$ cat design.v
module vga640x480(
    input wire i_clk,            
    input wire i_pix_stb,        
    input wire i_rst,            
    output wire o_hs,            
    output wire o_vs,            
    output wire o_blanking,      
    output wire o_active,        
    output wire o_screenend,     
    output wire o_animate,       
    output wire [9:0] o_x,       
    output wire [8:0] o_y        
    );
    localparam HS_STA = 16;               
    localparam HS_END = 16 + 96;          
    localparam HA_STA = 16 + 96 + 48;     
    localparam VS_STA = 480 + 10;         
    localparam VS_END = 480 + 10 + 2;     
    localparam VA_END = 480;              
    localparam LINE   = 800;              
    localparam SCREEN = 525;              
    reg [9:0] h_count;   
    reg [9:0] v_count;   
    assign o_hs = ~((h_count >= HS_STA) & (h_count < HS_END));
    assign o_vs = ~((v_count >= VS_STA) & (v_count < VS_END));
    assign o_x = (h_count < HA_STA) ? 0 : (h_count - HA_STA);
    assign o_y = (v_count >= VA_END) ? (VA_END - 1) : (v_count);
    assign o_blanking = ((h_count < HA_STA) | (v_count > VA_END - 1));
    assign o_active = ~((h_count < HA_STA) | (v_count > VA_END - 1)); 
    assign o_screenend = ((v_count == SCREEN - 1) & (h_count == LINE));
    assign o_animate = ((v_count == VA_END - 1) & (h_count == LINE));
    always @ (posedge i_clk)
    begin
        if (i_rst)   
        begin
            h_count <= 0;
            v_count <= 0;
        end
        if (i_pix_stb)   
        begin
            if (h_count == LINE)   
            begin
                h_count <= 0;
                v_count <= v_count + 1;
            end
            else 
                h_count <= h_count + 1;
            if (v_count == SCREEN)   
                v_count <= 0;
        end
    end
endmodule
module blockRunner(
    input wire CLK,              
    input wire RST_BTN,          
    output wire VGA_HS_O,        
    output wire VGA_VS_O,        
    output reg [3:0] VGA_R,      
    output reg [3:0] VGA_G,      
    output reg [3:0] VGA_B,      
    output wire a, ba, c, d, e, f, g,
    output wire a1, ba1, c1, d1, e1, f1, g1,
    output wire a2, ba2, c2, d2, e2, f2, g2,
    output wire a3, ba3, c3, d3, e3, f3, g3,
    input SW0,
    input KEY0,
    input KEY1,
    input KEY2,
    input KEY3
    );
    wire rst = ~RST_BTN;     
    reg [15:0] cnt;
    reg pix_stb;
    always @(posedge CLK)
        if (RST_BTN == 1'b0)
            {pix_stb, cnt} <= 17'd0;
        else
            {pix_stb, cnt} <= cnt + 16'h8000;   
    wire [9:0] x;   
    wire [8:0] y;   
    vga640x480 display (
        .i_clk(CLK),
        .i_pix_stb(pix_stb),
        .i_rst(rst),
        .o_hs(VGA_HS_O),
        .o_vs(VGA_VS_O),
        .o_x(x),
        .o_y(y)
    );
   	wire backDrop, sun, moon, cloud, cloud2, cloud3;
   	assign backDrop = ((x > 0) & (y > 300) & (x < 640) & (y < 477)) ? 1 : 0;
	assign sun = ((x > 475) & (y > 50) & (x < 550) & (y < 125)) ? 1 : 0;
	assign moon = ((x > 475) & (y > 50) & (x < 550) & (y < 125)) ? 1 : 0;
	assign cloud = ((x > cloud1X) & (x < cloud1Width + cloud1X) & (y > 75) & (y < 125)) ? 1 : 0;
	assign cloud2 = ((x > cloud2X) & (x < cloud2Width + cloud2X) & (y > 100) & (y < 150)) ? 1 : 0;
	assign cloud3 = ((x > cloud3X) & (x < cloud3Width + cloud3X) & (y > 85) & (y < 135)) ? 1 : 0;
	assign star = ((x > 20) & (x < 25) & (y > 50) & (y < 55)) ? 1 : 0;
	assign star1 = ((x > 70) & (x < 75) & (y > 125) & (y < 130)) ? 1 : 0;
	assign star2 = ((x > 100) & (x < 105) & (y > 30) & (y < 35)) ? 1 : 0;
	assign star3 = ((x > 150) & (x < 155) & (y > 65) & (y < 70)) ? 1 : 0;
	assign star4 = ((x > 200) & (x < 205) & (y > 20) & (y < 25)) ? 1 : 0;
	assign star5 = ((x > 240) & (x < 245) & (y > 80) & (y < 85)) ? 1 : 0;
	assign star6 = ((x > 300) & (x < 305) & (y > 90) & (y < 95)) ? 1 : 0;
	assign star7 = ((x > 340) & (x < 345) & (y > 40) & (y < 45)) ? 1 : 0;
	assign star8 = ((x > 410) & (x < 415) & (y > 75) & (y < 80)) ? 1 : 0;
	assign star9 = ((x > 450) & (x < 455) & (y > 90) & (y < 95)) ? 1 : 0;
	assign o1left = ((x > 90) & (y > 120) & (x < 120) & (y < 250)) ? 1 : 0;
	assign o1right = ((x > 190) & (y > 120) & (x < 220) & (y < 250)) ? 1 : 0;
	assign o1top = ((x > 90) & (y > 120) & (x < 220) & (y < 150)) ? 1 : 0;
	assign o1bottom = ((x > 90) & (y > 220) & (x < 220) & (y < 250)) ? 1 : 0;
	assign o2left = ((x > 285) & (y > 120) & (x < 315) & (y < 250)) ? 1 : 0;
	assign o2right = ((x > 385 ) & (y > 120) & (x < 415) & (y < 250 )) ? 1 : 0;
	assign o2top = ((x > 285) & (y > 120) & (x < 415) & (y < 150)) ? 1 : 0;
	assign o2bottom = ((x > 285) & (y > 220) & (x < 415) & (y < 250)) ? 1 : 0;
	assign fleft = ((x > 480) & (y > 120) & (x < 510) & (y <  250)) ? 1 : 0;
	assign ftop = ((x > 490) & (y > 120) & (x < 570) & (y < 150)) ? 1 : 0;
	assign fbottom = ((x > 490) & (y > 180) & (x < 550) & (y < 210)) ? 1 : 0;
	reg[9:0] cloud1X, cloud2X, cloud3X;
	reg[9:0] cloud1Width, cloud2Width, cloud3Width;
	reg nightToggle, dayToggle;
always@(posedge CLK)
	begin
		case(s)
			menu: begin
					cloud1X <= 10'd110;
					cloud2X <= 10'd300;
					cloud3X <= 10'd10;
					cloud1Width <= 10'd100;
					cloud2Width <= 10'd100;
					cloud3Width <= 10'd90;
					nightToggle <= 1'd0;
					dayToggle <= 1'd1;
					end
			playingDay: begin
						if(countTime >= 990)
							begin
								cloud1X <= cloud1X + 3'd2;
								cloud2X <= cloud2X + 1'd1;
								cloud3X <= cloud3X + 1'd1;
							end
						if(countDayNight >= 20)
							begin
								nightToggle <= !nightToggle;
								dayToggle <= !dayToggle;
							end
						end
			playingNight: begin
						if(countTime >= 990)
							begin
								cloud1X <= cloud1X + 3'd2;
								cloud2X <= cloud2X + 1'd1;
								cloud3X <= cloud3X + 1'd1;
							end
						if(countDayNight >= 20)
							begin
								nightToggle <= !nightToggle;
								dayToggle <= !dayToggle;
							end
						end		
		endcase
	end
	reg [1:0] s;
	reg [1:0] ns;
	parameter 
		menu = 2'd0,
		lose = 2'd1,
		playingDay = 2'd2,
		playingNight = 2'd3;
always@(posedge CLK or negedge RST_BTN)
begin
	if (RST_BTN == 1'b0)
		begin
			s <= menu;
		end
	else
		begin
			s <= ns;
		end
end
always@(*)
begin
	case(s)
		menu: 	begin
				if(KEY0 == 1'b0)
				begin
					ns = playingDay;
				end
				else
					ns = menu;
				end
		playingDay: begin
				if(hit == 1'b1)
					ns = lose;
				else if(nightToggle)
					ns = playingNight;
				else
					ns = playingDay;
				end
		playingNight: begin
				if(hit == 1'b1)
					ns = lose;
				else if(dayToggle)
					ns = playingDay;
				else
					ns = playingNight;
				end
		lose: begin
				if(KEY1 == 1'b0)
					ns = menu;
				else
					ns = lose;
				end
	endcase
end
sevenSeg ones(oneOut[3], oneOut[2], oneOut[1], oneOut[0], a, ba, c, d, e, f, g);
sevenSeg tens(tenOut[3], tenOut[2], tenOut[1], tenOut[0], a1, ba1, c1, d1, e1, f1, g1);
sevenSeg hunds(hunOut[3], hunOut[2], hunOut[1], hunOut[0], a2, ba2, c2, d2, e2, f2, g2);
sevenSeg thous(thoOut[3], thoOut[2], thoOut[1], thoOut[0], a3, ba3, c3, d3, e3, f3, g3);
reg[3:0] oneCount, oneHi, oneOut;
reg[3:0] tenCount, tenHi, tenOut;
reg[3:0] hunCount, hunHi, hunOut;
reg[3:0] thoCount, thoHi, thoOut;
always@(posedge CLK)
	begin
		if(RST_BTN == 1'b0)
			begin
				oneHi <= 4'd0;
				tenHi <= 4'd0;
				hunHi <= 4'd0;
				thoHi <= 4'd0;
			end
		if(SW0 == 1'b1)
			begin
				oneOut <= oneHi;
				tenOut <= tenHi;
				hunOut <= hunHi;
				thoOut <= thoHi;
			end
		else
			begin
				oneOut <= oneCount;
				tenOut <= tenCount;
				hunOut <= hunCount;
				thoOut <= thoCount;
			end
		case(s)
			menu: begin
					oneCount <= 4'd0;
					tenCount <= 4'd0;
					hunCount <= 4'd0;
					thoCount <= 4'd0;
					end
			playingDay: begin
						if(countTime >= 1_000)
							begin
								oneCount <= oneCount + 1'd1;
								if(oneCount >= 4'd9)
									begin
										tenCount <= tenCount + 1'd1;
										oneCount <= 1'd0;
									end
								if(tenCount > 4'd9)
									begin
										hunCount <= hunCount + 1'd1;
										tenCount <= 1'd0;
									end
								if(hunCount > 4'd9)
									begin
										thoCount <= thoCount + 1'd1;
										hunCount <= 1'd0;
									end
							end
						end
				playingNight: begin
						if(countTime >= 1_000)
							begin
								oneCount <= oneCount + 1'd1;
								if(oneCount >= 4'd9)
									begin
										tenCount <= tenCount + 1'd1;
										oneCount <= 1'd0;
									end
								if(tenCount >= 4'd9)
									begin
										hunCount <= hunCount + 1'd1;
										tenCount <= 1'd0;
									end
								if(hunCount >= 4'd9)
									begin
										thoCount <= thoCount + 1'd1;
										hunCount <= 1'd0;
									end
							end
						end
				lose: begin
						if(thoCount > thoHi)
							begin
								oneHi <= oneCount;
								tenHi <= tenCount;
								hunHi <= hunCount;
								thoHi <= thoCount;
							end
						else if(thoCount == thoHi)
							begin
								if(hunCount > hunHi)
									begin
										oneHi <= oneCount;
										tenHi <= tenCount;
										hunHi <= hunCount;
										thoHi <= thoCount;
									end
								else if(hunCount == hunHi)
									begin
										if(tenCount > tenHi)
											begin
												oneHi <= oneCount;
												tenHi <= tenCount;
												hunHi <= hunCount;
												thoHi <= thoCount;
											end
										else if(tenCount == tenHi)
											begin
												if(oneCount > oneHi)
													begin
														oneHi <= oneCount;
														tenHi <= tenCount;
														hunHi <= hunCount;
														thoHi <= thoCount;
													end
											end
									end
							end
						end				
			endcase
	end
wire bg = ~(backDrop || sun || blocks[0] || blocks[1] || blocks[2] || blocks[3] || dino || cloud || cloud2 || cloud3) && (x >= 1 && x <= 639 && y >= 1 && y <= 479);
always@(*)
	begin
		case(s)
			menu: begin
						VGA_R[3] = backDrop | sun;        
						VGA_G[3] = blocks[0] | blocks[1] | blocks[3] | blocks[2] | sun;  
						VGA_B[3] = dino | bg;         
						VGA_R[2] = backDrop | sun | cloud | cloud2 | cloud3 | bg;         
						VGA_G[2] = blocks[0] | blocks[1] | blocks[3] | blocks[2] | backDrop | sun | cloud | cloud2 | cloud3 | bg;  
						VGA_B[2] = cloud | cloud2 | cloud3 | dino;         
						VGA_R[1] = backDrop | sun | cloud | cloud2 | cloud3 | bg;         
						VGA_G[1] = backDrop | sun | cloud | cloud2 | cloud3 | bg;  
						VGA_B[1] = backDrop | cloud | cloud2 | cloud3 | dino;         
						VGA_R[0] = backDrop | cloud | cloud2 | cloud3;         
						VGA_G[0] = cloud | cloud2 | cloud3;  
						VGA_B[0] = cloud | cloud2 | cloud3 | dino | bg;         
					end
			playingDay: begin
						VGA_R[3] = backDrop | sun;         
						VGA_G[3] = blocks[0] | blocks[1] | blocks[3] | blocks[2] | sun;  
						VGA_B[3] = dino | bg;         
						VGA_R[2] = backDrop | sun | cloud | cloud2 | cloud3 | bg;         
						VGA_G[2] = backDrop | blocks[0] | blocks[1] | blocks[3] | blocks[2] | sun | cloud | cloud2 | cloud3 | bg;  
						VGA_B[2] = dino | cloud | cloud2 | cloud3;         
						VGA_R[1] = backDrop | sun | cloud | cloud2 | cloud3 | bg;         
						VGA_G[1] = backDrop | sun | cloud | cloud2 | cloud3 | bg; 
						VGA_B[1] = backDrop | dino | cloud | cloud2 | cloud3;         
						VGA_R[0] = backDrop | cloud | cloud2 | cloud3;         
						VGA_G[0] = cloud | cloud2 | cloud3;  
						VGA_B[0] = dino | cloud | cloud2 | cloud3 | bg;         
					end
			playingNight: begin
						VGA_R[3] = moon | star | star1 | star2 | star3 | star4 | star5 | star6 | star7 | star8 | star9;
						VGA_G[3] = moon | star | star1 | star2 | star3 | star4 | star5 | star6 | star7 | star8 | star9 | blocks[0] | blocks[1] | blocks[3] | blocks[2];  
						VGA_B[3] = dino | moon | star | star1 | star2 | star3 | star4 | star5 | star6 | star7 | star8 | star9;         
						VGA_R[2] = backDrop | moon | cloud | cloud2 | cloud3 |star | star1 | star2 | star3 | star4 | star5 | star6 | star7 | star8 | star9;         
						VGA_G[2] = backDrop | moon | cloud | cloud2 | cloud3 | star | star1 | star2 | star3 | star4 | star5 | star6 | star7 | star8 | star9 | blocks[0] | blocks[1] | blocks[3] | blocks[2];  
						VGA_B[2] = dino | cloud | cloud2 | cloud3 | moon | star | star1 | star2 | star3 | star4 | star5 | star6 | star7 | star8 | star9;         
						VGA_R[1] = backDrop | moon | cloud | cloud2 | cloud3 | star | star1 | star2 | star3 | star4 | star5 | star6 | star7 | star8 | star9;         
						VGA_G[1] = backDrop | moon | cloud | cloud2 | cloud3 | star | star1 | star2 | star3 | star4 | star5 | star6 | star7 | star8 | star9; 
						VGA_B[1] = backDrop | dino | cloud | cloud2 | cloud3 | moon | star | star1 | star2 | star3 | star4 | star5 | star6 | star7 | star8 | star9;         
						VGA_R[0] = backDrop | cloud | cloud2 | cloud3 | moon | star | star1 | star2 | star3 | star4 | star5 | star6 | star7 | star8 | star9;         
						VGA_G[0] = cloud | cloud2 | cloud3 | moon | star | star1 | star2 | star3 | star4 | star5 | star6 | star7 | star8 | star9;  
						VGA_B[0] = dino | cloud | cloud2 | cloud3 | moon | star | star1 | star2 | star3 | star4 | star5 | star6 | star7 | star8 | star9;         
						end
			lose: begin
						VGA_R[0] = backDrop;         
						VGA_G[0] = blocks[0] | blocks[1] | blocks[3] | blocks[2];  
						VGA_B[0] = 0;         
						VGA_R[1] = backDrop | o1left | o1right | o1bottom | o1top | o2left | o2right | o2top | o2bottom | fleft | ftop | fbottom;         
						VGA_G[1] = 0;  
						VGA_B[1] = 0;        
						VGA_R[2] = backDrop;         
						VGA_G[2] = 0; 
						VGA_B[2] = 0;         
						VGA_R[3] = backDrop | o1left | o1right | o1bottom | o1top | o2left | o2right | o2top | o2bottom | fleft | ftop | fbottom;         
						VGA_G[3] = 0;  
						VGA_B[3] = 0;         
					end
		endcase
end
wire dino;
reg[9:0] dinoX;
reg[8:0] dinoY;
reg[9:0] dinoWidth;
reg[8:0] dinoHeight;
reg[1:0] direction;
reg[7:0] speedD;
reg[19:0] count;
reg[7:0] count2;
reg st_count2;
always@(posedge CLK)
	begin
		case(s)
		menu: 		begin
					dinoX <= 75;
					dinoWidth <= 15;
					dinoHeight <= 40;			
				end
		playingDay: begin
			if(KEY2 == 1'b0)  
				begin
					dinoX <= 75;
					dinoWidth <= 15;
					dinoHeight <= 20;
					speedD <= 2;
				end
			else 
				begin
					dinoX <= 75;
					dinoWidth <= 15;
					dinoHeight <= 40;
					speedD <= 2;
				end
			end
		playingNight: begin
			if(KEY2 == 1'b0)  
				begin
					dinoX <= 75;
					dinoWidth <= 15;
					dinoHeight <= 20;
					speedD <= 2;
				end
			else 
				begin
					dinoX <= 75;
					dinoWidth <= 15;
					dinoHeight <= 40;
					speedD <= 2;
				end
			end
		endcase
	end
always@(posedge CLK)
	begin
		if(RST_BTN == 1'b0)
			begin
				count <= 20'd0;
				count2 <= 8'd0;
				st_count2 <= 1'b0;
			end
		else
		begin
		if(count == 20'd5000)
			begin
				count <= 20'd0;
			end
		else
			begin
				count <= count + 20'd1;
			end
		if (st_count2 == 1'b1)
			begin
				if (count2 <= 8'd90)
					begin
						if (count == 20'd5000)
							begin
								count2 <= count2 + 1'b1;
							end
					end
				else
					begin
						st_count2 <= 1'b0;
						count2 <= 8'd0;
					end
			end
		case(s)
			playingDay: begin
						if(KEY3 == 1'b0)
							begin
								st_count2 <= 1'b1;
							end
						else if(KEY2 == 1'b0 && st_count2 == 1'b1)
							begin
								count2 <= 8'd90;
							end
						end
			playingNight: begin
						if(KEY3 == 1'b0)
							begin
								st_count2 <= 1'b1;
							end
						else if(KEY2 == 1'b0 && st_count2 == 1'b1)
							begin
								count2 <= 8'd90;
							end
						end
		endcase
		end
end
assign dino = ((x > dinoX) & (x < dinoWidth + dinoX) & (y > dinoY) & (y < dinoHeight + dinoY)) ? 1 : 0;
always@(posedge CLK)
	begin
		case(s)
			menu: begin
					dinoY <= 260;
					direction <= 2'd3;
					end
			playingDay: begin
					if(count == 20'd5000)  
						begin
							if(direction == 2'b1)
								begin
									dinoY <= dinoY - speedD;
								end
							else if(direction == 2'd2)
								begin
									dinoY <= dinoY + speedD;
								end
							else if (direction == 2'd3)
								begin
									dinoY <= dinoY;
								end
							if(count2 > 8'd0 && count2 <= 8'd45)
								begin
									direction <= 2'b1;
								end
							else if(count2 >= 8'd45 && count2 <= 8'd90)
								begin
									direction <= 2'd2;
								end
							else if(count2 == 8'd0)
								begin
									direction <= 2'd3;
								end
							end
							else if(KEY2 == 1'b0  && (count2 >= 90 || count2 == 0))  
								begin
									dinoY <= 280;
								end
							else if(count2 >= 90 || count2 == 0)
								begin
									dinoY <= 260;
								end
						end
			playingNight: begin
					if(count == 20'd5000)  
						begin
							if(direction == 2'b1)
								begin
									dinoY <= dinoY - speedD;
								end
							else if(direction == 2'd2)
								begin
									dinoY <= dinoY + speedD;
								end
							else if (direction == 2'd3)
								begin
									dinoY <= dinoY;
								end
							if(count2 > 8'd0 && count2 <= 8'd45)
								begin
									direction <= 2'b1;
								end
							else if(count2 >= 8'd45 && count2 <= 8'd90)
								begin
									direction <= 2'd2;
								end
							else if(count2 == 8'd0)
								begin
									direction <= 2'd3;
								end
							end
							else if(KEY2 == 1'b0  && (count2 >= 90 || count2 == 0))
								begin
									dinoY <= 280;
								end
							else if(count2 >= 90 || count2 == 0)
								begin
									dinoY <= 260;
								end
					end
		endcase
end
	randomBlock randGen(CLK, rstRand, rstSeed, seed, ranHeight, ranWidth, ranY);
	reg rstRand;
	wire[3:0] blocks;
	reg[9:0] b1X, b2X, b3X, b4X;
	reg[8:0] b1Y, b2Y, b3Y, b4Y;
	wire[8:0] ranY;
	reg[9:0] b1Width, b2Width, b3Width, b4Width;
	wire[8:0] ranWidth;
	reg[8:0] b1Height, b2Height, b3Height, b4Height;
	wire[8:0] ranHeight;
	reg[7:0] speedB;
	reg[19:0] countB1, countB2;
	reg[25:0] countTime;
	reg[5:0] countTime2, countDayNight;
	assign blocks[0] = ((x > b1X) & (x < b1Width + b1X) & (y > b1Y) & (y < b1Height + b1Y)) ? 1 : 0;
	assign blocks[1] = ((x > b2X) & (x < b2Width + b2X) & (y > b2Y) & (y < b2Height + b2Y)) ? 1 : 0;
	assign blocks[2] = ((x > b3X) & (x < b3Width + b3X) & (y > b3Y) & (y < b3Height + b3Y)) ? 1 : 0;
	assign blocks[3] = ((x > b4X) & (x < b4Width + b4X) & (y > b4Y) & (y < b4Height + b4Y)) ? 1 : 0;
always@(posedge CLK) 
	begin
		if(RST_BTN == 1'b0)
			begin
				countTime <= 26'd0;
				countB1 <= 20'd0;
			end
		case(s)
			menu: begin
				b1Width <= 20;
				b2Width <= 20;
				b3Width <= 20;
				b4Width <= 25;
				b1Height <= 20;
				b2Height <= 40;
				b3Height <= 30;
				b4Height <= 10;
				b1Y <= 280;
				b2Y <= 260;
				b3Y <= 270;
				b4Y <= 260;
				b1X <= 10;
				b2X <= 690;
				b3X <= 460;
				b4X <= 230;
				speedB <= 1;
				countTime2 <= 1'd0;
				countDayNight <= 1'd0;
				rstRand <= 1'b0;
				end
			playingDay:	begin
					rstRand <= 1'b1;				
					if(blocks[0] == 1'b1 && (b1X < 1 || b1X > 679))
						begin
							b2Width <= ranWidth;
							b2Height <= ranHeight;
							b2Y <= ranY;
						end
					if(blocks[1] == 1'b1 && (b2X < 1 || b2X > 679))
						begin
							b3Width <= ranWidth;
							b3Height <= ranHeight;
							b3Y <= ranY;
						end
					if(blocks[2] == 1'b1 && (b3X < 1 || b3X > 679))
						begin
							b4Width <= ranWidth;
							b4Height <= ranHeight;
							b4Y <= ranY;
						end
					if(blocks[3] == 1'b1 && (b4X < 1 || b4X > 679))
						begin
							b1Width <= ranWidth;
							b1Height <= ranHeight;
							b1Y <= ranY;
						end
					countTime <= countTime + 1'd1;
					countB1 <= countB1 + 1'd1;
					if(countB1 == 20'd5000)
						begin
							b1X <= b1X - speedB;
							b2X <= b2X - speedB;
							b3X <= b3X - speedB;
							b4X <= b4X - speedB;
							countB1 <= 20'd0;
						end
					if(countTime >= 1_000)
						begin
							countTime <= 0;
							countTime2 <= countTime2 + 1'd1;
							countDayNight <= countDayNight + 1'd1;
						end
					if(countTime2 >= 5'd30 && speedB <= 5'd3)
						begin
							speedB <= speedB + 1'd1;
							countTime2 <= 1'd0;
						end
					if(countDayNight >= 5'd20)
						begin
							countDayNight <= 5'd0;
						end
				end
			playingNight:	begin
					rstRand <= 1'b1;
					if(blocks[0] == 1'b1 && (b1X < 1 || b1X > 679))
						begin
							b1Width <= ranWidth;
							b1Height <= ranHeight;
							b1Y <= ranY;
						end
					if(blocks[1] == 1'b1 && (b2X < 1 || b2X > 679))
						begin
							b2Width <= ranWidth;
							b2Height <= ranHeight;
							b2Y <= ranY;
						end
					if(blocks[2] == 1'b1 && (b3X < 1 || b3X > 679))
						begin
							b3Width <= ranWidth;
							b3Height <= ranHeight;
							b3Y <= ranY;
						end
					if(blocks[3] == 1'b1 && (b4X < 1 || b4X > 679))
						begin
							b4Width <= ranWidth;
							b4Height <= ranHeight;
							b4Y <= ranY;
						end
					countTime <= countTime + 1'd1;
					countB1 <= countB1 + 1'd1;
					if(countB1 == 20'd5000)
						begin
							b1X <= b1X - speedB;
							b2X <= b2X - speedB;
							b3X <= b3X - speedB;
							b4X <= b4X - speedB;
							countB1 <= 20'd0;
						end
					if(countTime >= 1_000)
						begin
							countTime <= 0;
							countTime2 <= countTime2 + 1'd1;
							countDayNight <= countDayNight + 1'd1;
						end
					if(countTime2 >= 5'd30 && speedB <= 5'd3)
						begin
							speedB <= speedB + 1'd1;
							countTime2 <= 1'd0;
						end
					if(countDayNight >= 5'd20)
						begin
							countDayNight <= 5'd0;
						end
				end
		endcase
	end
reg[2:0] seedCount, seed;
reg rstSeed;
always@(posedge CLK)
	begin
		case(s)
			menu: begin
					rstSeed <= 1'b1;
					seedCount <= 1'b0;
					end
			playingDay: begin
							rstSeed <= 1'b1;
							seedCount <= seedCount + 1'd1;
							if(seedCount >= 3'd8)
								begin
									seedCount <= 3'd0;
								end
							if(KEY3 == 1'b0 || KEY2 == 1'b0)
								begin
									rstSeed <= 1'b0;
									seed <= seedCount;
								end
							end
			playingNight: begin
							rstSeed <= 1'b1;
							seedCount <= seedCount + 1'd1;
							if(seedCount >= 3'd8)
								begin
									seedCount <= 3'd0;
								end
							if(KEY3 == 1'b0 || KEY2 == 1'b0)
								begin
									rstSeed <= 1'b0;
									seed <= seedCount;
								end
							end
		endcase
	end
wire hit;
assign hit = ((dino && blocks[0]) || (dino && blocks[1]) || (dino && blocks[3]) || (dino && blocks[2]));
endmodule
module sevenSeg(a, b, c, d, o1, o2, o3, o4, o5, o6, o7);
	input a, b, c, d; 
	output o1, o2, o3, o4, o5, o6, o7;
	assign o1 =~((~b&~d) | (~a&c) | (b&c) | (a&~d) | (~a&b&d) | (a&~b&~c));
	assign o2 =~((~a&~b) | (~b&~d) | (~a&~c&~d) | (~a&c&d) | (a&~c&d));
	assign o3 =~((~a&~c) | (~a&d) | (~c&d) | (~a&b) | (a&~b));
	assign o4 =~((~a&~b&~d) | (~b&c&d) | (b&~c&d) | (b&c&~d) | (a&~c&~d));
	assign o5 =~((~b&~d) | (c&~d) | (a&c) | (a&b));
	assign o6 =~((~c&~d) | (b&~d) | (a&~b) | (a&c) | (~a&b&~c));
	assign o7 =~((~b&c) | (c&~d) | (a&~b) | (a&d) | (~a&b&~c));
endmodule 
module linearFeedShiftReg(
input clk, rst, rstSeed,
input[2:0] seed,
output reg[2:0] out
);
always@(posedge clk)
	begin
		if(rst == 1'b0)
			out <= seed;
		else
			out <= {out[1]^out[2], out[2:0]};
	end
endmodule
module randomBlock(
input clk, rst, rstSeed,
input[2:0] seed,
output reg[5:0] height, width,
output reg[8:0] yVal
);
reg[2:0] S, NS;
wire[2:0] out;
linearFeedShiftReg regboi(clk, rstSeed, seed, out);
parameter
	blockT1 = 3'b000,
	blockT2 = 3'b001,
	blockT3 = 3'b010,
	blockT4 = 3'b011,
	blockT5 = 3'b100,
	blockT6 = 3'b101,
	blockT7 = 3'b110,
	blockT8 = 3'b111;
always@(posedge clk or negedge rst)
	begin
		if(rst == 1'b0)
			S <= blockT1;
		else
			S <= NS;
	end
always@(posedge clk)
	begin
		case(S)
			blockT1: begin
						height <= 6'd20;
						width <= 6'd20;
						yVal <= 9'd280;
						NS <= blockT2;
						end
			blockT2: begin
						height <= 6'd40;
						width <= 6'd15;
						yVal <= 9'd260;
						NS <= blockT3;
						end
			blockT3: begin
						height <= 6'd30;
						width <= 6'd10;
						yVal <= 9'd270;
						NS <= blockT4;
						end
			blockT4: begin
						height <= 6'd40;
						width <= 6'd20;
						yVal <= 9'd260;
						NS <= blockT5;
						end
			blockT5: begin
						height <= 6'd35;
						width <= 6'd20;
						yVal <= 9'd265;
						NS <= blockT6;
						end
			blockT6: begin
						height <= 6'd10;
						width <= 6'd25;
						yVal <= 9'd270;
						NS <= blockT7;
						end
			blockT7: begin
						height <= 6'd10;
						width <= 6'd25;
						yVal <= 9'd280;
						NS <= blockT8;
						end
			blockT8: begin
						height <= 6'd10;
						width <= 6'd25;
						yVal <= 9'd260;
						NS <= blockT1;
						end
			default: NS <= out;
		endcase
	end
endmodule
$ cat run.sh
#!/bin/bash
# the make line also repeats each setting of config.mk as NAME=value (left out here)
make -C /OpenROAD-flow-scripts/flow DESIGN_CONFIG=/design/flow/config.mk WORK_HOME=/design/flow/orfs CLKGATE_MAP_FILE= finish
$ cat config.mk
export PLATFORM = sky130hd
export DESIGN_NAME = blockRunner
export DESIGN_NICKNAME = blockRunner
export VERILOG_FILES = /design/flow/design.v
export SDC_FILE = /design/flow/constraint.sdc
export NUM_CORES = 4
export LEC_CHECK = 0
export ABC_AREA = 0
export CAP_MARGIN = 30
export CORE_MARGIN = 2
export CORE_UTILIZATION = 66
export GPL_ROUTABILITY_DRIVEN = 1
export MIN_ROUTING_LAYER = met1
export PLACE_DENSITY_LB_ADDON = 0.19
export SETUP_SLACK_MARGIN = -0.55
export SLEW_MARGIN = 35
export TNS_END_PERCENT = 95
$ cat constraint.sdc
create_clock -name core_clock -period 5.65 [get_ports {CLK}]
set_input_delay 1.1300 -clock core_clock [delete_from_list [all_inputs] [get_ports {CLK}]]
set_output_delay 1.1300 -clock core_clock [all_outputs]
set_load 0.01 [all_outputs]
==> impl_metrics.toml, run 1 <==
# generated from flow reports
[clock_network]
cts_tree = "done"
clock-sinks = 332
path_clk_slew_ns = 0.06
cts_buffers = 38
clockBufferDepth = 3
h-tree-depth = 2
clockRootBuffer = "clkbuf_16"
hold_buffers = 0
clk-insertion-delay-late_ns = 0.59

[yosys]
top_cells_by_area = "edfxtp_1 28%, ha_1 15%, dfxtp_1 7.3%"
synth_area_per_cell_um2 = 8.98
yosysMostFrequentCell = "ha_1"
synthTopCellsByCount = "305 x ha_1, 277 x nor2_1, 256 x inv_1"
ys_types = 92
flop_cell = "edfxtp_1"
ys_chip_area_um2 = 25400
edf_count = 233
yosys.area.top_type = "edfxtp_1"
async_reset_ff_frac = 0.0211
synth_adder_area_share = 0.168
topCombFamilyByArea = "simple AND/OR/NAND/NOR gates"
syn-cell-area_um2 = 25400
ys.flops = 332
mux_share = 0.00928
synthCells = 2824
xor_area_frac = 0.0663
ys_sh_simple = 0.189
yosysTopAreaCellShare = 0.276
ys_seq_frac = 0.356
ys_sh_aoi = 0.158
yosys_cells = 2824
synth_warnings = 30

[run]
max-cap-violations = 0
tool_warnings = 57

[floorplan]
die_y_um = 200
core_area_um2 = 37800
num_rows = 71
chipArea_um2 = 40000
fp_util = 0.672
io_pins = 49
die_x_um = 200

[routing]
num_antenna_cells = 0
avgRoutedWirePerCell_um = 19.7
drc_errors = 0
drt_iter0_markers = 1769
drt_wl_total_mm = 68.4
dr.pass1.iters = 6
routed_via_density = 6.30
vias = 21800
postRouteAntennaNets = 0

[critical_path]
cp-end-kind = "output pin"
critPathMaxFanout = 6
critical_path_arrival_ns = 4.91
reg2regPathDepth = 17
worstSetupPathType = "register to output pin"
cp.depth = 19
rrSetupSlack_ns = 0.99
critPathLaunch = "b3X[0]"
cp-start-kind = "register"
cp-endpoint = "VGA_R[2]"
r2r-start = "b3X[0]"
crit_top_cell = "o21ai_0"
reg2reg_to = "b4Height[1]"
cp.buffers_inverters = 2
crit_slowest_cell = "clkdlybuf4s50_1"
path_cells = "ha_1 -> fa_1 -> a21oi_1 -> nor2_1 -> nor2_2 -> nor2b_1 -> o21ai_0 -> xnor2_1 -> ha_1 -> nor2b_1 -> o21ai_0 -> nand4_1 -> a2111o_1 -> nand4bb_1 -> nand4_1 -> buf_4 -> o21a_1 -> o21ai_0 -> clkdlybuf4s50_1"
critPathMaxStageDelay_ns = 0.48
crit_family = "AND-OR/OR-AND gates"
required_ns = 4.52

[grt]
antenna_found_initial = 0
grt_pass1_wl_mm = 109
grt-ovfl-total = 0
grt_max_degree = 60
grtUsageTotal = 0.346
grt_pass1_vias = 21500

[timing]
worst_slew_pin_slew_ns = 0.894
fin_skew_ns = 0.0271
finalCriticalPeriod_ns = 6.04
max_slew_margin = 0.404
slew_viol_final = 0
setup_viol = 12
fin_ws_ns = -0.392
maxClockFrequency_mhz = 166
hold_ws_ns = 0.0594
finalCritPeriodShare = 1.07
finalHoldViolCount = 0

[power_and_ir_drop]
switchingPower_mw = 6.01
p_per_area_nw_per_um2 = 495
clkPwrFrac = 0.180
power_clock_mw = 2.53
power_leader = "combinational logic"
power_frac_comb = 0.492
cellLeakagePower_nw = 11.8
seq_power_share = 0.328
p_sw_frac = 0.428
ir_drop_mv = 0.444
p_int_mw = 8.03
power.total_mw = 14.0
power_sequential_mw = 4.61
comb-power_mw = 6.91

[final_layout]
regArea_um2 = 9010
logic_area_um2 = 15200
final_core_util = 0.751
n_fill_cell = 2760
nNetsFinal = 3251
area_delta_synth_final_pct = 11.8

[worst_hold_path]
hold_path.class = "register to asynchronous set/reset pin"

[placed_design]
hpwl_mm = 51.0
gp_congestion = 1.06
port_buffers = 48

[run_status]
failed_checks = "setup timing"
status = "finished with violations"
==> through the flow <==
| step | worst slack (ns) | setup TNS [ns] | cells | area [µm²] |
|---|---|---|---|---|
| 3_5_place_dp | -0.314 | -2.07 | 3386 | 26800 |
| 3_3_place_gp | -0.260 | -1.64 | 3386 | 26800 |
| 6_report | -0.392 | -3.29 | 3466 | 28300 |
| 2_1_floorplan | -0.144 | -2.82 | 2840 | 25400 |
| 4_1_cts | -0.509 | -4.73 | 3456 | 28200 |
| 5_1_grt | -0.549 | -5.45 | 3466 | 28300 |
==> metal layers <==
metal  up-vias  wire length [µm]  track usage
li1      10400                 -            -
met1     10400             28400        0.443
met2       881             32000        0.577
met3       219              4710       0.0496
met4         0              3270        0.172
met5         -                 0            0
==> area by class of cell <==
cell class | instances | share of cell area
Tap cell | 511 | 0.0226
Inverter | 258 | 0.0343
Multi-Input combinational cell | 2151 | 0.537
Sequential cell | 332 | 0.318
Clock buffer | 50 | 0.0370
Timing Repair Buffer | 144 | 0.0425
Clock inverter | 20 | 0.00848
==> repair_timing <==
item | CTS | global route
setup buffers | 0 | 10
pin swaps | 0 | 4
setup endpoints to repair | 8 | 11
gates resized | 7 | 31
==> inputs of run 2 (changes only) <==
ABC_AREA = 1   (was 0)
CAP_MARGIN = 15   (was 30)
CORE_UTILIZATION = 72   (was 66)
CTS_CLUSTER_SIZE = 72   (was unset)
GPL_ROUTABILITY_DRIVEN = unset   (was 1)
HOLD_SLACK_MARGIN = 0.06   (was unset)
MIN_ROUTING_LAYER = unset   (was met1)
PLACE_DENSITY = 0.63   (was unset)
PLACE_DENSITY_LB_ADDON = unset   (was 0.19)
SETUP_SLACK_MARGIN = -0.22   (was -0.55)
SLEW_MARGIN = 20   (was 35)
TNS_END_PERCENT = unset   (was 95)
clock period = 4.63 ns   (was 5.65 ns; I/O delays follow)
==> impl_metrics.toml, run 2 <==
# flow metrics
[run_status]
firstError = "[ERROR GRT-0232] Routing congestion too high. Check the congestion heatmap in the GUI."
stop_stage = "global routing (5_1_grt)"
status = "stopped before the end"

[yosys]
synthCells = 3375
top_cells_by_area = "edfxtp_1 27%, ha_1 15%, nand2_1 9.3%"
synth_area_per_cell_um2 = 7.67
yosysMostFrequentCell = "nand2_1"
async_reset_ff_frac = 0.0211
mux_share = 0
yosys.area.top_type = "edfxtp_1"
ys.flops = 332
ys_types = 63
synth_adder_area_share = 0.158
ys_chip_area_um2 = 25900
ys_seq_frac = 0.348
syn-cell-area_um2 = 25900
synth_warnings = 30
yosys_cells = 3375
xor_area_frac = 0.0365
ys_sh_aoi = 0.115
synthTopCellsByCount = "639 x nand2_1, 515 x inv_1, 424 x nor2_1"
topCombFamilyByArea = "simple AND/OR/NAND/NOR gates"
ys_sh_simple = 0.256
yosysTopAreaCellShare = 0.270
flop_cell = "edfxtp_1"
edf_count = 233

[placed_design]
gp_congestion = 1.02
hpwl_mm = 57.2
dpl_cell_area_um2 = 28100
port_buffers = 48

[floorplan]
fp_util = 0.730
num_rows = 69
chipArea_um2 = 37500
core_area_um2 = 35500
die_x_um = 194
die_y_um = 194
io_pins = 49

[grt]
grt-ovfl-total = 403
grtUsageTotal = 0.819

[clock_network]
cts_buffers = 36
clockRootBuffer = "clkbuf_16"
clockBufferDepth = 3
h-tree-depth = 2
clock-sinks = 332
[run 2: per-layer routing]
| metal | overflow | GRT usage |
|---|---|---|
| met5 | 9 | 0.524 |
| met3 | 46 | 0.712 |
| met1 | 39 | 0.836 |
| met2 | 177 | 0.946 |
| met4 | 132 | 0.743 |
[run 2: metrics by stage]
| step | setup TNS, ns | instances | setup WS, ns | util |
|---|---|---|---|---|
| after detailed placement | -3.01 | 4016 | -0.431 | 0.793 |
| after floorplan | 0 | 3391 | 0.526 | - |
| after CTS | -21.00 | 4124 | -0.655 | 0.844 |
| after global placement | -1.65 | 4016 | -0.223 | 0.793 |
[run 2: repair_timing]
action                                  4_1_cts
cloned                                        2
endpoints found under the setup margin       11
pin swaps                                    39
hold buffers                                  1
setup buffers                                41
resized                                     122
hold endpoints to repair                      3
==> inputs of run 3 (changes only) <==
CAP_MARGIN = 20   (was 15)
CORE_UTILIZATION = 68   (was 72)
CTS_CLUSTER_DIAMETER = 367   (was unset)
CTS_CLUSTER_SIZE = 99   (was 72)
HOLD_SLACK_MARGIN = unset   (was 0.06)
PLACE_DENSITY = unset   (was 0.63)
SETUP_SLACK_MARGIN = unset   (was -0.22)
clock period = 3.58 ns   (was 4.63 ns; I/O delays follow)
==> impl_metrics.toml, run 3 <==
# flow metrics
[floorplan]
num_rows = 71
fp_util = 0.689
die_x_um = 199
io_pins = 49
die_y_um = 199
chipArea_um2 = 39700
core_area_um2 = 37600

[placed_design]
dpl.cell_count = 4370
hpwl_mm = 64.6
gp_congestion = 1.01
port_buffers = 48

[run_status]
stop_stage = "global routing (5_1_grt)"
status = "stopped before the end"

[clock_network]
cts_buffers = 7
h-tree-depth = 1
hold_buffers = 0
clockRootBuffer = "clkbuf_16"
clockBufferDepth = 3
clock-sinks = 332

[yosys]
syn-cell-area_um2 = 25900
synthCells = 3375
synth_warnings = 30
ys_sh_aoi = 0.115
ys_types = 63
mux_share = 0
yosys_cells = 3375
ys_chip_area_um2 = 25900
synth_adder_area_share = 0.158
flop_cell = "edfxtp_1"
synth_area_per_cell_um2 = 7.67
synthTopCellsByCount = "639 x nand2_1, 515 x inv_1, 424 x nor2_1"
edf_count = 233
top_cells_by_area = "edfxtp_1 27%, ha_1 15%, nand2_1 9.3%"
ys.flops = 332
ys_seq_frac = 0.348
topCombFamilyByArea = "simple AND/OR/NAND/NOR gates"
yosys.area.top_type = "edfxtp_1"
ys_sh_simple = 0.256
yosysMostFrequentCell = "nand2_1"
xor_area_frac = 0.0365
async_reset_ff_frac = 0.0211
yosysTopAreaCellShare = 0.270
[run 3: what timing repair did]
| action | 4_1_cts |
|---|---|
| resized | 197 |
| hold endpoints to repair | 0 |
| pin swaps | 61 |
| endpoints found under the setup margin | 73 |
| setup buffers | 51 |
| gates cloned | 2 |
[run 3: through the flow]
| stage | area, µm² | utilization | setup WS (ns) | setup TNS, ns | hold WS (ns) |
|---|---|---|---|---|---|
| after floorplan | 26000 | - | -0.129 | -2.52 | 0.0276 |
| after global placement | 30600 | 0.813 | -1.05 | -24.03 | 0.0468 |
| after detailed placement | 30600 | 0.813 | -1.23 | -36.55 | 0.0614 |
| after CTS | 31800 | 0.846 | -1.35 | -30.84 | 0.0829 |
==> inputs of run 4 (changes only) <==
CAP_MARGIN = 0   (was 20)
CORE_UTILIZATION = 70   (was 68)
CTS_CLUSTER_DIAMETER = unset   (was 367)
CTS_CLUSTER_SIZE = 36   (was 99)
HOLD_SLACK_MARGIN = -0.09   (was unset)
SETUP_SLACK_MARGIN = 1.17   (was unset)
clock period = 4.62 ns   (was 3.58 ns; I/O delays follow)
==> impl_metrics.toml, run 4 <==
# generated from flow reports
[power_and_ir_drop]
ir_drop_mv = 0.759
power_sequential_mw = 5.49
power_leader = "combinational logic"
clkPwrFrac = 0.152
power_clock_mw = 3.03
cellLeakagePower_nw = 14.6
p_int_mw = 10.6
p_sw_frac = 0.467
seq_power_share = 0.276
power_frac_comb = 0.572
switchingPower_mw = 9.29
p_per_area_nw_per_um2 = 639
power.total_mw = 19.9
comb-power_mw = 11.4

[timing]
finalHoldViolCount = 0
fin_skew_ns = 0.0201
finalCriticalPeriod_ns = 5.54
max_slew_margin = 0.259
worst_slew_pin_slew_ns = 1.11
maxClockFrequency_mhz = 181
hold_ws_ns = 0.0659
finalCritPeriodShare = 1.20
fin_ws_ns = -0.916
rsz0062_at_grt = "yes"
finalSetupTns_ns = -32.45
setup_viol = 43
slew_viol_final = 0

[yosys]
synth_adder_area_share = 0.158
yosys_cells = 3375
async_reset_ff_frac = 0.0211
synthTopCellsByCount = "639 x nand2_1, 515 x inv_1, 424 x nor2_1"
xor_area_frac = 0.0365
mux_share = 0
top_cells_by_area = "edfxtp_1 27%, ha_1 15%, nand2_1 9.3%"
yosysTopAreaCellShare = 0.270
edf_count = 233
ys_sh_aoi = 0.115
synthCells = 3375
yosys.area.top_type = "edfxtp_1"
ys.flops = 332
flop_cell = "edfxtp_1"
yosysMostFrequentCell = "nand2_1"
ys_seq_frac = 0.348
synth_area_per_cell_um2 = 7.67
ys_sh_simple = 0.256
ys_types = 63
topCombFamilyByArea = "simple AND/OR/NAND/NOR gates"
synth_warnings = 30
ys_chip_area_um2 = 25900
syn-cell-area_um2 = 25900

[critical_path]
critical_path_arrival_ns = 4.61
path_cells = "ha_1 -> inv_1 -> o31ai_1 -> inv_1 -> nor2_1 -> o21ai_0 -> ha_1 -> a21oi_1 -> o21ai_0 -> nor3b_1 -> nand2_1 -> nor2_2 -> nand3_2 -> nor2_4 -> nor2_4 -> nand4_1 -> buf_6 -> o21ai_4 -> nand2_2 -> nand2_1 -> buf_2"
critPathLaunch = "b1Height[4]"
required_ns = 3.70
r2r-start = "b3Width[0]"
cp-start-kind = "register"
cp.buffers_inverters = 4
critPathMaxStageDelay_ns = 0.48
cp-endpoint = "VGA_R[2]"
worstSetupPathType = "register to output pin"
cp.depth = 21
crit_slowest_cell = "a21oi_1"
reg2regPathDepth = 36
reg2reg_to = "b4Width[0]"
rrSetupSlack_ns = -0.89
crit_family = "AND-OR/OR-AND gates"
cp-end-kind = "output pin"
critPathMaxFanout = 4

[placed_design]
dpl.cell_count = 4032
hpwl_mm = 55.7
port_buffers = 48
place_ws_ns = -0.240
dpl_cell_area_um2 = 28300
gp_congestion = 1.01

[grt]
grt_pass1_wl_mm = 130
grt_max_degree = 47
grt-ovfl-total = 0
antenna_found_initial = 4
grt_pass1_vias = 25700
grtUsageTotal = 0.424

[clock_network]
clockBufferDepth = 3
hold_buffers = 0
cts_buffers = 36
path_clk_slew_ns = 0.06
h-tree-depth = 2
clock-sinks = 332
cts_tree = "done"
clk-insertion-delay-late_ns = 0.58
clockRootBuffer = "clkbuf_16"

[final_layout]
logic_area_um2 = 15400
nNetsFinal = 4031
n_fill_cell = 1892
fin_area_um2 = 31100
final_core_util = 0.853
area_delta_synth_final_pct = 20.3
regArea_um2 = 9010
final_cells = 4202

[floorplan]
die_x_um = 196
fp_util = 0.709
io_pins = 49
num_rows = 70
die_y_um = 196
core_area_um2 = 36500
chipArea_um2 = 38500

[routing]
drc_errors = 0
dr.pass1.iters = 9
vias = 27000
drt_wl_total_mm = 89.5
routed_via_density = 6.43
drt_iter0_markers = 3690
avgRoutedWirePerCell_um = 21.3
postRouteAntennaNets = 0

[worst_hold_path]
hold_path.class = "register to asynchronous set/reset pin"

[run_status]
status = "finished with violations"
failed_checks = "setup timing"

[run]
tool_warnings = 62
max-cap-violations = 0
[run 4: what timing repair did]
item                       CTS  global route
setup endpoints to repair   73            93
cloned                       3             1
buffers inserted            68            30
pin swaps                   38            52
gates resized              171            84
[run 4: cell type report]
| cell class | count | area share |
|---|---|---|
| Clock inverter | 11 | 0.00490 |
| Clock buffer | 54 | 0.0332 |
| Antenna cell | 2 | 0.000161 |
| Tap cell | 468 | 0.0188 |
| Timing Repair Buffer | 326 | 0.0942 |
| Sequential cell | 332 | 0.289 |
| Multi-Input combinational cell | 2480 | 0.495 |
| Inverter | 529 | 0.0646 |
[run 4: per-layer routing]
| metal | vias up | global-route usage | part of all wire |
|---|---|---|---|
| li1 | 12000 | - | - |
| met3 | 637 | 0.0784 | 0.12 |
| met1 | 12200 | 0.516 | 0.35 |
| met4 | 4 | 0.242 | 0.073 |
| met2 | 2166 | 0.709 | 0.46 |
| met5 | - | 0 | 0.00038 |
==> inputs of run 5 (changes only) <==
ABC_AREA = unset   (was 1)
CAP_MARGIN = 20   (was 0)
CORE_UTILIZATION = 72   (was 70)
CTS_CLUSTER_SIZE = 47   (was 36)
HOLD_SLACK_MARGIN = -0.04   (was -0.09)
SETUP_SLACK_MARGIN = -0.47   (was 1.17)
clock period = 6.47 ns   (was 4.62 ns; I/O delays follow)
==> impl_metrics.toml, run 5 <==
# generated from flow reports
[run_status]
status = "finished with violations"
failed_checks = "setup timing"

[final_layout]
area_delta_synth_final_pct = 9.70
logic_area_um2 = 15100
final_cells = 3378
n_fill_cell = 2067
regArea_um2 = 9010
nNetsFinal = 3221

[floorplan]
num_rows = 68
core_area_um2 = 34600
fp_util = 0.732
chipArea_um2 = 36700
io_pins = 49
die_y_um = 192
die_x_um = 192

[placed_design]
hpwl_mm = 52.5
place_ws_ns = 0.373
dpl.cell_count = 3311
gp_congestion = 1.02
port_buffers = 48

[yosys]
syn-cell-area_um2 = 25400
ys_sh_simple = 0.189
yosys.area.top_type = "edfxtp_1"
ys_sh_aoi = 0.158
synth_adder_area_share = 0.168
xor_area_frac = 0.0663
top_cells_by_area = "edfxtp_1 28%, ha_1 15%, dfxtp_1 7.3%"
synth_area_per_cell_um2 = 8.98
flop_cell = "edfxtp_1"
yosysTopAreaCellShare = 0.276
synth_warnings = 30
ys_chip_area_um2 = 25400
async_reset_ff_frac = 0.0211
ys_seq_frac = 0.356
ys.flops = 332
topCombFamilyByArea = "simple AND/OR/NAND/NOR gates"
synthCells = 2824
yosysMostFrequentCell = "ha_1"
ys_types = 92
synthTopCellsByCount = "305 x ha_1, 277 x nor2_1, 256 x inv_1"
edf_count = 233
yosys_cells = 2824
mux_share = 0.00928

[power_and_ir_drop]
p_int_mw = 6.86
power_sequential_mw = 4.10
comb-power_mw = 6.14
cellLeakagePower_nw = 11.5
p_per_area_nw_per_um2 = 443
power_frac_comb = 0.498
switchingPower_mw = 5.46
clkPwrFrac = 0.169
p_sw_frac = 0.443
power_leader = "combinational logic"
ir_drop_mv = 0.428
seq_power_share = 0.332
power_clock_mw = 2.09

[critical_path]
crit_top_cell = "nand2_1"
reg2reg_to = "b2Y[1]"
critical_path_arrival_ns = 5.48
critPathMaxFanout = 12
rrSetupSlack_ns = 1.70
critPathMaxStageDelay_ns = 0.62
cp-end-kind = "output pin"
cp-endpoint = "VGA_B[0]"
required_ns = 5.18
cp-start-kind = "register"
cp.buffers_inverters = 3
reg2regPathDepth = 15
r2r-start = "b1Y[1]"
cp.depth = 16
path_cells = "buf_4 -> o21ai_1 -> nand2_1 -> nand2_1 -> inv_1 -> ha_1 -> nor2_1 -> o211ai_1 -> a211oi_1 -> a2111oi_0 -> nor4bb_1 -> a311oi_4 -> nor3b_2 -> nand4bb_1 -> a41oi_1 -> clkdlybuf4s50_1"
crit_family = "AND-OR/OR-AND gates"
critPathLaunch = "display.h_count[7]"
worstSetupPathType = "register to output pin"
crit_slowest_cell = "edfxtp_1"

[clock_network]
cts_resized = 0
path_clk_slew_ns = 0.06
cts_tree = "done"
h-tree-depth = 2
clk-insertion-delay-late_ns = 0.58
cts_buffers = 36
clock-sinks = 332
clockRootBuffer = "clkbuf_16"
clockBufferDepth = 3

[timing]
finalCriticalPeriod_ns = 6.77
worst_slew_pin_slew_ns = 1.12
finalSetupTns_ns = -1.87
maxClockFrequency_mhz = 148
finalHoldViolCount = 0
setup_viol = 11
max_slew_margin = 0.234
finalCritPeriodShare = 1.05
fin_skew_ns = 0.0280
slew_viol_final = 0
fin_ws_ns = -0.300

[worst_hold_path]
hold_path.class = "register to asynchronous set/reset pin"

[routing]
drc_errors = 0
drt_wl_total_mm = 74.4
postRouteAntennaNets = 0
drt_iter0_markers = 2281
dr.pass1.iters = 7
num_antenna_cells = 0
routed_via_density = 6.74
vias = 22800
avgRoutedWirePerCell_um = 22.0

[grt]
grt-busiest-layer = "met2"
antenna_found_initial = 0
grt-ovfl-total = 0
grt_pass1_vias = 22400
use_met1 = 0.494
grtUsageMet3 = 0.0579
gr-usage-met2 = 0.704
grt_pass1_wl_mm = 117
grtUsageTotal = 0.405
grt_max_degree = 60

[run]
max-cap-violations = 0
tool_warnings = 59
==> run 5: area by class of cell <==
| cell class | instances | share of cell area |
|---|---|---|
| clock buffer | 52 | 0.0370 |
| clock inverter | 14 | 0.00549 |
| inverter | 258 | 0.0348 |
| multi-input combinational | 2151 | 0.542 |
| sequential | 332 | 0.324 |
| tap | 455 | 0.0205 |
| timing repair buffer | 116 | 0.0356 |
==> run 5: stage by stage <==
stage	hold slack, ns	util	instance area (µm²)	total power [mW]
after detailed placement	0.0419	0.769	26600	9.88
after global placement	0.0324	0.769	26600	9.49
final	0.0467	0.803	27800	12.3
after global routing	0.0571	0.803	27800	13.1
after floorplan	0.0276	-	25400	8.07
after CTS	0.0471	0.803	27800	12.1
==> run 5: timing repair <==
action / in CTS / in global routing
hold buffers: 0 / 0
buffers inserted: 0 / 1
setup endpoints to repair: 0 / 5
==> run 5: routing by layer <==
| metal | vias up | routed length, µm |
|---|---|---|
| li1 | 10300 | - |
| met1 | 10800 | 28100 |
| met2 | 1371 | 36100 |
| met3 | 296 | 6390 |
| met4 | 0 | 3790 |
| met5 | - | 0 |
==> inputs of run 6 (changes only) <==
ABC_AREA = 1   (was unset)
CORE_UTILIZATION = 69   (was 72)
CTS_CLUSTER_DIAMETER = 366   (was unset)
CTS_CLUSTER_SIZE = 98   (was 47)
HOLD_SLACK_MARGIN = unset   (was -0.04)
PLACE_DENSITY = 0.39   (was unset)
SETUP_SLACK_MARGIN = unset   (was -0.47)
TNS_END_PERCENT = 5   (was unset)
clock period = 3.58 ns   (was 6.47 ns; I/O delays follow)
==> impl_metrics.toml, run 6 <==
# flow metrics
[grt]
grt-ovfl-total = 1
grtUsageTotal = 0.650

[clock_network]
hold_buffers = 0
h-tree-depth = 1
clock-sinks = 332
clockBufferDepth = 3
cts_buffers = 7
clockRootBuffer = "clkbuf_16"

[yosys]
yosysTopAreaCellShare = 0.270
xor_area_frac = 0.0365
ys_sh_simple = 0.256
top_cells_by_area = "edfxtp_1 27%, ha_1 15%, nand2_1 9.3%"
syn-cell-area_um2 = 25900
flop_cell = "edfxtp_1"
ys.flops = 332
ys_types = 63
ys_chip_area_um2 = 25900
yosysMostFrequentCell = "nand2_1"
mux_share = 0
synth_adder_area_share = 0.158
edf_count = 233
synth_warnings = 30
async_reset_ff_frac = 0.0211
synth_area_per_cell_um2 = 7.67
synthTopCellsByCount = "639 x nand2_1, 515 x inv_1, 424 x nor2_1"
ys_sh_aoi = 0.115
synthCells = 3375
ys_seq_frac = 0.348
yosys_cells = 3375
yosys.area.top_type = "edfxtp_1"
topCombFamilyByArea = "simple AND/OR/NAND/NOR gates"

[run_status]
firstError = "[ERROR GRT-0232] Routing congestion too high. Check the congestion heatmap in the GUI."
stop_stage = "global routing (5_1_grt)"
status = "stopped before the end"

[placed_design]
gp_congestion = 0.992
hpwl_mm = 65.6
dpl_cell_area_um2 = 30400
port_buffers = 48

[floorplan]
num_rows = 70
fp_util = 0.704
core_area_um2 = 36800
die_x_um = 198
chipArea_um2 = 39100
io_pins = 49
die_y_um = 198
## run 6: metrics by stage
stage	setup slack (ns)	cells	hold WS [ns]	TNS, ns
2_1_floorplan	-0.134	3391	0.0276	-2.52
3_3_place_gp	-0.969	4311	0.0458	-17.15
3_5_place_dp	-1.35	4311	0.0454	-36.55
4_1_cts	-1.17	4348	0.0651	-28.52
## run 6: metal layers
layer / global-route usage / GRT overflow
met1: 0.676 / 0
met2: 0.860 / 1
met3: 0.433 / 0
met4: 0.570 / 0
met5: 0.271 / 0
## run 6: repair_timing
item | 4_1_cts
cloned | 0
endpoints found under the setup margin | 73
resized | 155
pin swaps | 59
setup buffers | 28
==> inputs of run 7 (changes only) <==
ABC_AREA = unset   (was 1)
CORE_UTILIZATION = 68   (was 69)
CTS_CLUSTER_DIAMETER = unset   (was 366)
CTS_CLUSTER_SIZE = 34   (was 98)
PLACE_DENSITY = unset   (was 0.39)
TNS_END_PERCENT = unset   (was 5)
clock period = 8.12 ns   (was 3.58 ns; I/O delays follow)
==> impl_metrics.toml, run 7 <==
# generated from flow reports
[power_and_ir_drop]
power_sequential_mw = 3.25
clkPwrFrac = 0.174
p_per_area_nw_per_um2 = 349
power_leader = "combinational logic"
ir_drop_mv = 0.338
power_frac_comb = 0.489
p_int_mw = 5.46
power_clock_mw = 1.68
cellLeakagePower_nw = 11.4
switchingPower_mw = 4.18
comb-power_mw = 4.71
p_sw_frac = 0.434
seq_power_share = 0.337

[floorplan]
fp_util = 0.691
die_x_um = 197
num_rows = 70
io_pins = 49
core_area_um2 = 36700
chipArea_um2 = 38900
die_y_um = 197

[critical_path]
worstSetupPathType = "register to output pin"
cp-end-kind = "output pin"
reg2regPathDepth = 16
crit_family = "simple AND/OR/NAND/NOR gates"
r2r-start = "display.h_count[6]"
crit_slowest_cell = "edfxtp_1"
rrSetupSlack_ns = 2.83
cp.depth = 16
critPathLaunch = "display.h_count[6]"
reg2reg_to = "b1Width[0]"
critical_path_arrival_ns = 6.09
critPathMaxFanout = 17
cp-start-kind = "register"
cp.buffers_inverters = 3
critPathMaxStageDelay_ns = 0.59
required_ns = 6.50
path_cells = "inv_1 -> ha_2 -> nor2b_1 -> a21boi_0 -> o31a_1 -> inv_1 -> ha_1 -> nand4_1 -> or3_1 -> a211oi_1 -> nor4b_1 -> o311ai_0 -> nand4_1 -> nand4bb_1 -> a41oi_1 -> clkdlybuf4s50_1"
cp-endpoint = "VGA_B[0]"

[timing]
finalHoldViolCount = 0
worst_slew_pin_slew_ns = 1.24
maxClockFrequency_mhz = 130
max_slew_margin = 0.165
finalCritPeriodShare = 0.950
setup_viol = 0
slew_viol_final = 0
finalCriticalPeriod_ns = 7.72
rsz0062_at_grt = "no"
finalSetupTns_ns = 0
fin_ws_ns = 0.405
fin_skew_ns = 0.0234

[placed_design]
gp_congestion = 1.09
port_buffers = 48
hpwl_mm = 49.5
place_ws_ns = 0.990

[routing]
dr.pass1.iters = 6
num_antenna_cells = 0
drc_errors = 0
drt_iter0_markers = 1877
vias = 21700
drt_wl_total_mm = 67.4
routed_via_density = 6.46
avgRoutedWirePerCell_um = 20.1
postRouteAntennaNets = 0

[clock_network]
clock-sinks = 332
cts_buffers = 37
path_clk_slew_ns = 0.06
h-tree-depth = 2
cts_tree = "done"
clockBufferDepth = 3
clk-insertion-delay-late_ns = 0.57
clockRootBuffer = "clkbuf_16"

[yosys]
yosys.area.top_type = "edfxtp_1"
syn-cell-area_um2 = 25400
yosysMostFrequentCell = "ha_1"
synth_warnings = 30
yosysTopAreaCellShare = 0.276
ys.flops = 332
edf_count = 233
synthCells = 2824
ys_sh_simple = 0.189
top_cells_by_area = "edfxtp_1 28%, ha_1 15%, dfxtp_1 7.3%"
topCombFamilyByArea = "simple AND/OR/NAND/NOR gates"
synth_adder_area_share = 0.168
yosys_cells = 2824
async_reset_ff_frac = 0.0211
flop_cell = "edfxtp_1"
xor_area_frac = 0.0663
synth_area_per_cell_um2 = 8.98
ys_sh_aoi = 0.158
ys_seq_frac = 0.356
mux_share = 0.00928
ys_chip_area_um2 = 25400
synthTopCellsByCount = "305 x ha_1, 277 x nor2_1, 256 x inv_1"
ys_types = 92

[final_layout]
nNetsFinal = 3182
n_fill_cell = 2561
area_delta_synth_final_pct = 8.77

[run]
tool_warnings = 59
max-cap-violations = 0

[grt]
antenna_found_initial = 0
grtUsageTotal = 0.348
grt_pass1_wl_mm = 108
grt_max_degree = 60
grt_pass1_vias = 21000
grt-ovfl-total = 0

[worst_hold_path]
hold_path.class = "register to asynchronous set/reset pin"

[run_status]
status = "complete, no violations"
[run 7: cell type report]
type / count / area [µm²] / share of cell area
timing repair buffer: 76 / 691 / 0.0250
inverter: 258 / 968 / 0.0351
clock buffer: 45 / 1010 / 0.0365
sequential: 332 / 9010 / 0.327
multi-input combinational: 2151 / 15100 / 0.547
tap: 468 / 586 / 0.0212
clock inverter: 23 / 219 / 0.00794
[run 7: per-stage QoR]
step / hold slack (ns) / total power [mW] / utilization / instances / cell area [µm²]
floorplan: 0.0276 / 6.43 / - / 2840 / 25400
CTS: 0.0487 / 9.59 / 0.751 / 3353 / 27600
finish: 0.0489 / 9.64 / 0.752 / 3353 / 27600
global route: 0.0617 / 10.4 / 0.752 / 3353 / 27600
global placement: 0.0377 / 7.59 / 0.718 / 3285 / 26400
detailed placement: 0.0429 / 7.85 / 0.718 / 3285 / 26400
[run 7: what timing repair did]
action	in CTS	in global routing
buffers inserted	0	0
hold endpoints to repair	0	0
endpoints found under the setup margin	0	1
hold buffers	0	0
gates resized	0	1
[run 7: layer usage]
metal	share of wire	global-route usage	wire [µm]
met5	0	0	0
met4	0.042	0.153	2820
met3	0.078	0.0570	5250
met2	0.47	0.583	31700
met1	0.41	0.447	27600
==> inputs of run 8 (changes only) <==
CAP_MARGIN = 5   (was 20)
CELL_PAD_IN_SITES_DETAIL_PLACEMENT = 2   (was unset)
CELL_PAD_IN_SITES_GLOBAL_PLACEMENT = 2   (was unset)
CORE_MARGIN = 8   (was 2)
CTS_CLUSTER_DIAMETER = 291   (was unset)
CTS_CLUSTER_SIZE = unset   (was 34)
GPL_TIMING_DRIVEN = 0   (was unset)
MAX_ROUTING_LAYER = met4   (was unset)
MIN_ROUTING_LAYER = met2   (was unset)
PLACE_DENSITY_LB_ADDON = 0.05   (was unset)
TNS_END_PERCENT = 60   (was unset)
clock period = 14.9 ns   (was 8.12 ns; I/O delays follow)
==> impl_metrics.toml, run 8 <==
# flow metrics
[run_status]
status = "stopped before the end"
stop_stage = "global placement without I/O (3_1_place_gp_skip_io)"
firstError = "[ERROR FLW-0024] Place density exceeds 1.0 (current PLACE_DENSITY_LB_ADDON =  0.05). Please check if the value of  PLACE_DENSITY_LB_ADDON is between 0 and 0.99."

[floorplan]
num_rows = 70
die_y_um = 209
core_area_um2 = 36700
fp_util = 0.691
die_x_um = 209
chipArea_um2 = 43700

[yosys]
yosysMostFrequentCell = "ha_1"
yosysTopAreaCellShare = 0.276
ys_chip_area_um2 = 25400
synth_area_per_cell_um2 = 8.98
flop_cell = "edfxtp_1"
synth_warnings = 30
ys_types = 92
synthCells = 2824
xor_area_frac = 0.0663
yosys.area.top_type = "edfxtp_1"
ys_sh_simple = 0.189
async_reset_ff_frac = 0.0211
edf_count = 233
ys.flops = 332
ys_sh_aoi = 0.158
mux_share = 0.00928
synth_adder_area_share = 0.168
synthTopCellsByCount = "305 x ha_1, 277 x nor2_1, 256 x inv_1"
ys_seq_frac = 0.356
syn-cell-area_um2 = 25400
topCombFamilyByArea = "simple AND/OR/NAND/NOR gates"
top_cells_by_area = "edfxtp_1 28%, ha_1 15%, dfxtp_1 7.3%"
yosys_cells = 2824
==> inputs of run 9 (changes only) <==
ABC_AREA = 1   (was unset)
CAP_MARGIN = 20   (was 5)
CELL_PAD_IN_SITES_DETAIL_PLACEMENT = unset   (was 2)
CELL_PAD_IN_SITES_GLOBAL_PLACEMENT = unset   (was 2)
CORE_MARGIN = 2   (was 8)
CORE_UTILIZATION = 72   (was 68)
CTS_CLUSTER_DIAMETER = unset   (was 291)
GPL_TIMING_DRIVEN = unset   (was 0)
MAX_ROUTING_LAYER = unset   (was met4)
MIN_ROUTING_LAYER = unset   (was met2)
PLACE_DENSITY = 0.73   (was unset)
PLACE_DENSITY_LB_ADDON = unset   (was 0.05)
SETUP_SLACK_MARGIN = 0.65   (was unset)
TNS_END_PERCENT = unset   (was 60)
clock period = 5.11 ns   (was 14.9 ns; I/O delays follow)
==> impl_metrics.toml, run 9 <==
# generated from flow reports
[critical_path]
required_ns = 4.09
worstSetupPathType = "register to output pin"
reg2reg_to = "b3Width[4]"
critPathLaunch = "b3X[0]"
cp.buffers_inverters = 3
crit_family = "simple AND/OR/NAND/NOR gates"
r2r-start = "b3Width[2]"
cp-end-kind = "output pin"
rrSetupSlack_ns = 0.80
cp.depth = 26
cp-start-kind = "register"
cp-endpoint = "VGA_R[2]"
critPathMaxStageDelay_ns = 0.45
crit_slowest_cell = "edfxtp_1"
critPathMaxFanout = 4
critical_path_arrival_ns = 4.34
reg2regPathDepth = 22
crit_top_cell = "nor2_1"

[run_status]
failed_checks = "setup timing"
status = "finished with violations"

[floorplan]
die_y_um = 194
num_rows = 69
fp_util = 0.730
chipArea_um2 = 37500
io_pins = 49
core_area_um2 = 35500
die_x_um = 194

[yosys]
ys_seq_frac = 0.348
xor_area_frac = 0.0365
syn-cell-area_um2 = 25900
ys_sh_simple = 0.256
top_cells_by_area = "edfxtp_1 27%, ha_1 15%, nand2_1 9.3%"
synth_area_per_cell_um2 = 7.67
flop_cell = "edfxtp_1"
topCombFamilyByArea = "simple AND/OR/NAND/NOR gates"
ys_sh_aoi = 0.115
yosys.area.top_type = "edfxtp_1"
yosysMostFrequentCell = "nand2_1"
ys_types = 63
synth_warnings = 30
yosysTopAreaCellShare = 0.270
edf_count = 233
ys.flops = 332
synthCells = 3375
mux_share = 0
synthTopCellsByCount = "639 x nand2_1, 515 x inv_1, 424 x nor2_1"
synth_adder_area_share = 0.158
ys_chip_area_um2 = 25900
async_reset_ff_frac = 0.0211
yosys_cells = 3375

[final_layout]
n_fill_cell = 1885
nNetsFinal = 3900
final_cells = 4066
area_delta_synth_final_pct = 14.9

[clock_network]
clockBufferDepth = 3
clk-insertion-delay-late_ns = 0.59
hold_buffers = 0
clockRootBuffer = "clkbuf_16"
cts_buffers = 37
h-tree-depth = 2
clock-sinks = 332
cts_tree = "done"
path_clk_slew_ns = 0.08

[timing]
hold_ws_ns = 0.0750
setup_viol = 8
finalSetupTns_ns = -1.64
finalCritPeriodShare = 1.05
worst_slew_pin_slew_ns = 1.05
fin_skew_ns = 0.0334
finalHoldViolCount = 0
rsz0062_at_grt = "yes"
fin_ws_ns = -0.253
max_slew_margin = 0.297
slew_viol_final = 0
finalCriticalPeriod_ns = 5.36
maxClockFrequency_mhz = 186

[power_and_ir_drop]
switchingPower_mw = 8.31
power_leader = "combinational logic"
power_frac_comb = 0.550
cellLeakagePower_nw = 13.9
p_sw_frac = 0.474
p_int_mw = 9.22
clkPwrFrac = 0.164
power_sequential_mw = 5.03
comb-power_mw = 9.63
seq_power_share = 0.287
ir_drop_mv = 0.604
power_clock_mw = 2.87
p_per_area_nw_per_um2 = 589

[worst_hold_path]
hold_path.class = "register to asynchronous set/reset pin"

[routing]
drc_errors = 0
postRouteAntennaNets = 0
vias = 26800
drt_iter0_markers = 3928
avgRoutedWirePerCell_um = 22.0
routed_via_density = 6.59
dr.pass1.iters = 10
drt_wl_total_mm = 89.4

[grt]
antenna_found_initial = 2
grt-ovfl-total = 0
grt_max_degree = 47
grt_pass1_wl_mm = 132
grtUsageTotal = 0.438
grt_pass1_vias = 26000

[placed_design]
port_buffers = 48
dpl.cell_count = 3930
gp_congestion = 1.02
hpwl_mm = 55.5

[run]
tool_warnings = 61
max-cap-violations = 0
==> run 9: cell type report <==
cell class | count | area (µm²) | share of cell area
Sequential cell | 332 | 9010 | 0.303
Multi-Input combinational cell | 2479 | 15200 | 0.512
Inverter | 529 | 2010 | 0.0675
Clock inverter | 14 | 195 | 0.00656
Antenna cell | 2 | 5.00 | 0.000168
Timing Repair Buffer | 195 | 1660 | 0.0559
Tap cell | 461 | 577 | 0.0194
Clock buffer | 54 | 1050 | 0.0354
==> run 9: repair_timing <==
item / in CTS / in global routing
gates resized: 151 / 42
gates cloned: 0 / 0
setup buffers: 52 / 12
endpoints found under the setup margin: 12 / 12
pin swaps: 43 / 36
hold endpoints to repair: 0 / 0
==> run 9: routing by layer <==
metal	wire length (µm)	vias to the layer above	GRT usage
met5	0	-	0
met4	7580	0	0.257
met3	11100	683	0.0967
met2	40000	2313	0.729
met1	30700	12100	0.522
li1	-	11700	-
==> run 9: per-stage QoR <==
stage | utilization | worst slack, ns | power, mW | cell area, µm²
floorplan | - | 0.910 | 10.4 | 26000
global placement | 0.773 | 0.0870 | 12.3 | 27400
detailed placement | 0.773 | 0.0304 | 12.9 | 27400
CTS | 0.830 | 0.0628 | 16.4 | 29400
global route | 0.839 | -0.424 | 18.4 | 29800
finish | 0.839 | -0.253 | 17.5 | 29800
Power figures rest on the tool's default switching activity, not on a simulated workload.
